// caesar_cipher
module caesar_cipher (
   input            clk
  ,input            rst_n
  ,input            ptxt_valid  
  ,input            mode  
  ,input            key_shift_dir_1  
  ,input            key_shift_dir_3  
  ,input      [4:0] key_shift_num_1  
  ,input      [4:0] key_shift_num_3  
  ,input      [7:0] ptxt_char
  ,output reg [7:0] ctxt_char
  ,output reg       err_invalid_key_shift_num
  ,output reg       err_invalid_ptxt_char
  ,output reg       ctx_ready
);
Size: roughly 2500 cells after synthesis, roughly 35 I/O pins.
Settings: LEC_CHECK=0, ABC_AREA=1, CAP_MARGIN=15, CELL_PAD_IN_SITES_DETAIL_PLACEMENT=0, CELL_PAD_IN_SITES_GLOBAL_PLACEMENT=2, CORE_MARGIN=2, CORE_UTILIZATION=29, CTS_CLUSTER_DIAMETER=256, CTS_CLUSTER_SIZE=98, GPL_TIMING_DRIVEN=1, MIN_ROUTING_LAYER=met1, PLACE_DENSITY_LB_ADDON=0.1, SLEW_MARGIN=20, TNS_END_PERCENT=15; clock period 23.0 ns.
run.sh (not shown) runs the stock make flow with config.mk's settings and CLKGATE_MAP_FILE=.
Next try:
Settings changed: ABC_AREA 1 to not set, CELL_PAD_IN_SITES_DETAIL_PLACEMENT 0 to 1, CORE_UTILIZATION 29 to 24, CTS_CLUSTER_DIAMETER 256 to 389, CTS_CLUSTER_SIZE 98 to not set, GPL_TIMING_DRIVEN 1 to 0, TNS_END_PERCENT 15 to 65.
Outcome: Wire length rose by about 36%; core utilization fell by 5.3 points; design area rose by 14%; clock-buffer cell count does not change; maximum frequency fell by 26%; global-route usage hardly moves; critical path depth does not change; setup slack is worse by 4900 ps; first-iteration DRC count fell by about 20%; sequential share of layout area fell by 0.21 points.
Next try:
Settings changed: CAP_MARGIN 15 to 20, CELL_PAD_IN_SITES_GLOBAL_PLACEMENT 2 to not set, CORE_UTILIZATION 24 to 23, CTS_CLUSTER_DIAMETER 389 to not set, GPL_TIMING_DRIVEN 0 to not set, MAX_ROUTING_LAYER set to met4, PLACE_DENSITY_LB_ADDON 0.1 to not set, SLEW_MARGIN 20 to 0, TNS_END_PERCENT 65 to not set.
Clock period 23.0 ns to 14.0 ns, I/O delays scaled along.
Outcome: Die size increases by 4.3%. Core utilization shrinks by 0.92 points.

---

## job 4063
caesar_cipher again, from the RTL that the note above started with.
clock: 10.8 ns
lec_check: 0
cap_margin: 20
core_margin: 2
core_utilization: 68
hold_slack_margin: -0.07
slew_margin: 20
Flow for job 4063 halted at global routing (5_1_grt), error code GRT-0232.
--- input diff job 4063..job 9415 ---
- CORE_UTILIZATION: 68 -> 40
- HOLD_SLACK_MARGIN: -0.07 -> unset
- the clock period (ns, I/O delays scaled along): 10.8 -> 14.0
--- outcome ---
As far as synthesized flop and latch total goes, job 9415 and job 4063 are indistinguishable; the numbers are identical. Job 9415 — placer's final routability congestion estimate about 13% lower, job 4063 as reference. Job 9415 and job 4063 ended up with nearly the same number of standard cells after synthesis. Synthesized area per cell came out exactly the same in job 9415 and job 4063. Going from job 4063 to job 9415, horizontal die dimension grows by 30%. Among job 9415 and job 4063, the run that stopped before the end is job 4063, and it is the only one. Compared with job 4063, placed instance count in job 9415 decreased by a few percent. Placement-stage cell area in job 9415 is 12% lower than in job 4063. Aoi/oai-family share of the synthesized area came out exactly the same in job 9415 and job 4063. Diff job 9415..job 4063 | mux cell area share after synthesis | unchanged.
> inputs changed (job 9415 -> job 3623)
- putting ABC_AREA at 1 where nothing was set
- putting PLACE_DENSITY_LB_ADDON at 0.08 where nothing was set
- putting CTS_CLUSTER_SIZE at 100 where nothing was set
- swapping 40 for 45 in CORE_UTILIZATION
- putting GPL_ROUTABILITY_DRIVEN at 0 where nothing was set
- putting CTS_CLUSTER_DIAMETER at 103 where nothing was set
- putting TNS_END_PERCENT at 10 where nothing was set
--- outcome ---
Job 9415 reports its critical path launch point as key_shift_num_1[0] while job 3623 reports key_shift_num_3[0].
Looking at dominant kind of combinational cell, the AND-OR/OR-AND gates result is from job 9415; the simple AND/OR/NAND/NOR gates one comes from job 3623.
Job 3623 vs job 9415 — wire length per cell after detailed routing dropped 4.6 µm.
Changes observed in job 3623 relative to job 9415: synthesized area shows a reduction of about 11%.
[compare] base=job 9415 new=job 3623: final-report hold violation count closely matched the old numbers; wire length decreased by 11,000 µm relative to the old numbers.
Job 9415 → job 3623: routed length on met2 went down 20%, timing-limited maximum frequency went up 9.2 MHz.
Input changes introduced in job 8613 (baseline for comparison: job 3623):
- a change of SLEW_MARGIN from 20 to 0
- an added GPL_TIMING_DRIVEN of 0
- a change of CORE_UTILIZATION from 45 to 68
- a deleted TNS_END_PERCENT that had been 10
- a deleted PLACE_DENSITY_LB_ADDON that had been 0.08
- a change of CTS_CLUSTER_SIZE from 100 to 27
- an added MIN_ROUTING_LAYER of met1
- an added CELL_PAD_IN_SITES_DETAIL_PLACEMENT of 1
- an added MAX_ROUTING_LAYER of met4
- a change of CTS_CLUSTER_DIAMETER from 103 to 46
Findings:
As far as area share of fa/ha/maj cells after synthesis goes, job 8613 and job 3623 are indistinguishable; the numbers are identical.
Job 3623 -> job 8613: post-synthesis compound-gate area fraction delta 0, exact match
Comparing job 8613 against job 3623, there is no change at all in synthesis area per yosys.
Job 8613 failed in detailed placement (3_5_place_dp) with DPL-0033.
From job 8613 to job 3623, number of standard cells reported by yosys did not move at all.

---

Setup of run A:
Starting RTL as in the previous note.
Settings: LEC_CHECK=0, ABC_AREA=1, CAP_MARGIN=15, CELL_PAD_IN_SITES_DETAIL_PLACEMENT=0, CELL_PAD_IN_SITES_GLOBAL_PLACEMENT=2, CORE_ASPECT_RATIO=0.5, CORE_MARGIN=5, CORE_UTILIZATION=29, CTS_CLUSTER_DIAMETER=256, CTS_CLUSTER_SIZE=98, GPL_ROUTABILITY_DRIVEN=0, GPL_TIMING_DRIVEN=1, MIN_ROUTING_LAYER=met1, PLACE_DENSITY_LB_ADDON=0.1, SETUP_SLACK_MARGIN=-1.89, SLEW_MARGIN=20, TNS_END_PERCENT=15; clock period 23.0 ns.
Input-level comparison between run B and run A:
- SETUP_SLACK_MARGIN removed (was -1.89)
- CTS_CLUSTER_DIAMETER changed from 256 to 51
- PLACE_DENSITY_LB_ADDON changed from 0.1 to 0.01
- CORE_MARGIN changed from 5 to 2
- CORE_UTILIZATION changed from 29 to 65
- CORE_ASPECT_RATIO removed (was 0.5)
- CELL_PAD_IN_SITES_GLOBAL_PLACEMENT changed from 2 to 0
- TNS_END_PERCENT changed from 15 to 65
- CTS_CLUSTER_SIZE changed from 98 to 77
- GPL_ROUTABILITY_DRIVEN removed (was 0)
- the clock period (ns, I/O delays scaled along) changed from 23.0 to 10.7
### Flow results
In the flow results for run B and run A, the number of clock buffers in the layout is larger on run A.
Run B vs. run A: global-route usage now sits higher; inverter count of the layout excluding clock inverters now sits at about the same level; well tap count now sits lower; global-route wire length before repair now sits lower.
Run B against run A: critical path depth rose 2.2%.
What run C does differently from run B at the input level:
- MIN_ROUTING_LAYER no longer set, was met1
- CTS_CLUSTER_DIAMETER no longer set, was 51
- CTS_CLUSTER_SIZE no longer set, was 77
- PLACE_DENSITY_LB_ADDON no longer set, was 0.01
- TNS_END_PERCENT no longer set, was 65
- CORE_UTILIZATION now 68, was 65
- CELL_PAD_IN_SITES_DETAIL_PLACEMENT no longer set, was 0
- ABC_AREA no longer set, was 1
- HOLD_SLACK_MARGIN now -0.08, previously not set
- GPL_TIMING_DRIVEN no longer set, was 1
- CAP_MARGIN now 20, was 15
- CELL_PAD_IN_SITES_GLOBAL_PLACEMENT no longer set, was 0
==> comparison <==
Run C did not finish: a tool error stopped it during global routing (5_1_grt). The synthesized area number comes out lower for run B vs run C. Basic-gate share of the synthesized area counting and, or, nand and nor cells, run B and run C: higher on run B. Looking only at number of distinct library cells after synthesis, and setting everything else aside, the higher value of run B and run C goes to run C. Run B -> run C: synthesized cell count decreased by a little under 10%. In run C the vertical die dimension turned out 5.4 um higher than in run B. Area of the synthesized netlist per yosys stat in run C is 12% higher than in run B. Looking at effective utilization at floorplan, run C sits 3.0 points higher than run B does. Die area deteriorates in run C relative to run B. Proportion of synthesized area in mux cells (higher): run C. Diff run B -> run C | post-CTS setup buffer count | increase of 28. Re number of cell instances after yosys synthesis: run B and run C aren't equal, and the higher value belongs to run B.

---

Starting RTL as in the previous note.
==> flow/config.mk <==
export PLATFORM = sky130hd
export DESIGN_NAME = caesar_cipher
export DESIGN_NICKNAME = caesar_cipher
export VERILOG_FILES = /design/flow/design.v
export SDC_FILE = /design/flow/constraint.sdc
export NUM_CORES = 4
export LEC_CHECK = 0
export ABC_AREA = 0
export CAP_MARGIN = 20
export CELL_PAD_IN_SITES_DETAIL_PLACEMENT = 0
export CORE_ASPECT_RATIO = 1.15
export CORE_MARGIN = 4
export CORE_UTILIZATION = 68
export CTS_CLUSTER_DIAMETER = 46
export CTS_CLUSTER_SIZE = 97
export GPL_ROUTABILITY_DRIVEN = 1
export GPL_TIMING_DRIVEN = 0
export MAX_ROUTING_LAYER = met4
export MIN_ROUTING_LAYER = met1
export SLEW_MARGIN = 35
==> flow/constraint.sdc <==
create_clock -name core_clock -period 14.0 [get_ports {clk}]
set_input_delay 2.8000 -clock core_clock [delete_from_list [all_inputs] [get_ports {clk}]]
set_output_delay 2.8000 -clock core_clock [all_outputs]
set_load 0.01 [all_outputs]
The starting point ran to the end with no violations.
Rerun with:
- ABC_AREA: 0 -> 1
- CELL_PAD_IN_SITES_DETAIL_PLACEMENT: 0 -> 1
- CORE_ASPECT_RATIO: 1.15 -> not set
- CORE_MARGIN: 4 -> 2
- CTS_CLUSTER_SIZE: 97 -> not set
- GPL_ROUTABILITY_DRIVEN: 1 -> not set
- GPL_TIMING_DRIVEN: 0 -> not set
- SLEW_MARGIN: 35 -> 0
Outcome: This time the run stopped in detailed placement (3_5_place_dp); synthesized area came out lower by roughly a tenth; synthesized cell count came out higher by a little under a tenth; die size fell by about a fifth.
Rerun with:
- ABC_AREA: 1 -> not set
- CELL_PAD_IN_SITES_DETAIL_PLACEMENT: 1 -> not set
- CORE_UTILIZATION: 68 -> 56
- CTS_CLUSTER_DIAMETER: 46 -> 103
- CTS_CLUSTER_SIZE: not set -> 100
- MAX_ROUTING_LAYER: met4 -> not set
- MIN_ROUTING_LAYER: met1 -> not set
- PLACE_DENSITY_LB_ADDON: not set -> 0.08
- SLEW_MARGIN: 0 -> 20
- TNS_END_PERCENT: not set -> 10
Result: The new run produced a clean layout. Die area increases by 36%. Area after synthesis increases by about 12%. Synthesized cell count decreases by 8.0%.

---

Starting RTL as in the previous note.
Design caesar_cipher, start of the top module:
module caesar_cipher (
   input            clk
  ,input            rst_n
  ,input            ptxt_valid  
  ,input            mode  
  ,input            key_shift_dir_1  
  ,input            key_shift_dir_3  
  ,input      [4:0] key_shift_num_1  
  ,input      [4:0] key_shift_num_3  
  ,input      [7:0] ptxt_char
  ,output reg [7:0] ctxt_char
  ,output reg       err_invalid_key_shift_num
  ,output reg       err_invalid_ptxt_char
  ,output reg       ctx_ready
);
==> flow/config.mk <==
export PLATFORM = sky130hd
export DESIGN_NAME = caesar_cipher
export DESIGN_NICKNAME = caesar_cipher
export VERILOG_FILES = /design/flow/design.v
export SDC_FILE = /design/flow/constraint.sdc
export NUM_CORES = 4
export LEC_CHECK = 0
export CAP_MARGIN = 15
export CELL_PAD_IN_SITES_DETAIL_PLACEMENT = 0
export CELL_PAD_IN_SITES_GLOBAL_PLACEMENT = 1
export CORE_ASPECT_RATIO = 1.96
export CORE_MARGIN = 2
export CORE_UTILIZATION = 24
export CTS_CLUSTER_DIAMETER = 389
export GPL_ROUTABILITY_DRIVEN = 1
export GPL_TIMING_DRIVEN = 1
export HOLD_SLACK_MARGIN = 0.13
export MAX_ROUTING_LAYER = met4
export MIN_ROUTING_LAYER = met1
export PLACE_DENSITY_LB_ADDON = 0.1
export SLEW_MARGIN = 20
export TNS_END_PERCENT = 65
==> flow/constraint.sdc <==
create_clock -name core_clock -period 7.77 [get_ports {clk}]
set_input_delay 1.5540 -clock core_clock [delete_from_list [all_inputs] [get_ports {clk}]]
set_output_delay 1.5540 -clock core_clock [all_outputs]
set_load 0.01 [all_outputs]
The starting point completed and failed the layout checks on negative setup slack.
Rerun with:
--- a/flow/config.mk
+++ b/flow/config.mk
@@ -9,14 +9,14 @@
 export CELL_PAD_IN_SITES_DETAIL_PLACEMENT = 0
 export CELL_PAD_IN_SITES_GLOBAL_PLACEMENT = 1
-export CORE_ASPECT_RATIO = 1.96
+export CORE_ASPECT_RATIO = 1.42
 export CORE_MARGIN = 2
 export CORE_UTILIZATION = 24
 export CTS_CLUSTER_DIAMETER = 389
 export GPL_ROUTABILITY_DRIVEN = 1
-export GPL_TIMING_DRIVEN = 1
+export GPL_TIMING_DRIVEN = 0
 export HOLD_SLACK_MARGIN = 0.13
 export MAX_ROUTING_LAYER = met4
 export MIN_ROUTING_LAYER = met1
-export PLACE_DENSITY_LB_ADDON = 0.1
+export PLACE_DENSITY_LB_ADDON = 0.22
 export SLEW_MARGIN = 20
 export TNS_END_PERCENT = 65
The new run ran to the end with violations: negative setup slack. Final area is lower by 20%. Worst setup slack gets worse by 620 ps. Wire length is lower by 16%. Area after synthesis does not change.

---

caesar_cipher again, from the RTL that the note above started with.
clock: 8.67 ns
lec_check: 0
abc_area: 1
cap_margin: 20
core_margin: 2
core_utilization: 67
cts_cluster_diameter: 357
cts_cluster_size: 95
place_density: 0.35
slew_margin: 20
tns_end_percent: 10
The baseline died in 5_1_grt with GRT-0232.
Rerun with:
Settings changed: ABC_AREA 1 to not set, CORE_UTILIZATION 67 to 40, CTS_CLUSTER_DIAMETER 357 to not set, CTS_CLUSTER_SIZE 95 to not set, PLACE_DENSITY 0.35 to not set, TNS_END_PERCENT 10 to not set.
Clock period 8.67 ns to 13.6 ns, I/O delays scaled along.
- This time the run finished with timing, DRC and antenna clean
- die area increases by well over a third
- synthesized area increases by roughly a tenth
- synthesized cell count decreases by a little under a tenth
Rerun with:
Settings changed: CORE_UTILIZATION 40 to 70, MAX_ROUTING_LAYER set to met4.
Clock period 13.6 ns to 10.8 ns, I/O delays scaled along.
Effect:
- This time the run did not get past 5_1_grt
- synthesized cell count stays the same
- area after synthesis stays the same
- die size is lower by 42%
Rerun with:
Settings changed: CORE_UTILIZATION 70 to 68.
Clock period 10.8 ns to 10.6 ns, I/O delays scaled along.
After rerunning: The new run died in 5_1_grt with GRT-0232; die size went up by about 3%; synthesized cell count is unchanged; synthesized area stays the same.
Rerun with:
Settings changed: CORE_UTILIZATION 68 to 9, MAX_ROUTING_LAYER met4 to not set.
Clock period 10.6 ns to 15.6 ns, I/O delays scaled along.
Now the flow passed the timing, DRC and antenna checks.
Synthesized area is unchanged.
Die area goes up to 7.3 times its value.
Synthesized cell count is unchanged.

---

v3:
caesar_cipher again, from the RTL that the note above started with.
Settings: LEC_CHECK=0, CAP_MARGIN=20, CORE_MARGIN=2, CORE_UTILIZATION=40, PLACE_DENSITY_LB_ADDON=0.1, SLEW_MARGIN=40; clock period 14.0 ns.
Here is what was changed in the inputs of v33 compared with v3.
- setting MIN_ROUTING_LAYER to met2 for the first time
- changing SLEW_MARGIN from 40 to 0
- changing CORE_UTILIZATION from 40 to 23
- removing PLACE_DENSITY_LB_ADDON (formerly 0.1)
--- outcome ---
Against v3, v33 comes in 0.52 points lower on relative area of non-clock buffer cells in the final design.
On final instance area: v33 sits above v3.
Cmp v33 vs v3: growth of design area from synthesis to finish higher in v33
| via count normalized by instance count | v33 vs v3 | 1.5 higher |
Changes in v57 relative to v33:
- putting GPL_ROUTABILITY_DRIVEN at 0 where nothing was set
- swapping 23 for 45 in CORE_UTILIZATION
- putting ABC_AREA at 1 where nothing was set
- swapping 0 for 20 in SLEW_MARGIN
- putting CTS_CLUSTER_SIZE at 100 where nothing was set
- putting TNS_END_PERCENT at 10 where nothing was set
- putting CORE_ASPECT_RATIO at 0.5 where nothing was set
- putting PLACE_DENSITY_LB_ADDON at 0.08 where nothing was set
- putting CTS_CLUSTER_DIAMETER at 226 where nothing was set
- clearing MIN_ROUTING_LAYER, which used to be met2
==> results <==
- v33 → v57: wire length of the first global-routing pass now sits lower; cell area now sits lower.
- Fraction of area in clock buffers and inverters: v33 vs v57, no meaningful difference
- Post-synth area from yosys stat is higher on v33
- Xor and xnor fraction of the mapped netlist area for v57: 4.1 points down relative to v33
### v57 -> v36
- CORE_UTILIZATION changed from 45 to 27
- CORE_ASPECT_RATIO removed (was 0.5)
- CTS_CLUSTER_SIZE changed from 100 to 98
- CTS_CLUSTER_DIAMETER changed from 226 to 217
In the flow results for v57 and v36, the arrival time of the worst setup path is larger on v57.
Peak per-stage delay on the critical path: v36 higher than v57
v36 ended up with a higher area growth from synthesis to final layout than v57 did.
v36 — all-layer global routing usage 8.7 points lower, v57 as reference
Changes observed in v36 relative to v57: critical path depth dropped 1; total number of tap cells climbed 61%.
On number of global-route vias before repair: between v57 and v36, it ends up higher for v36.
Hold slack ends up higher on v57.
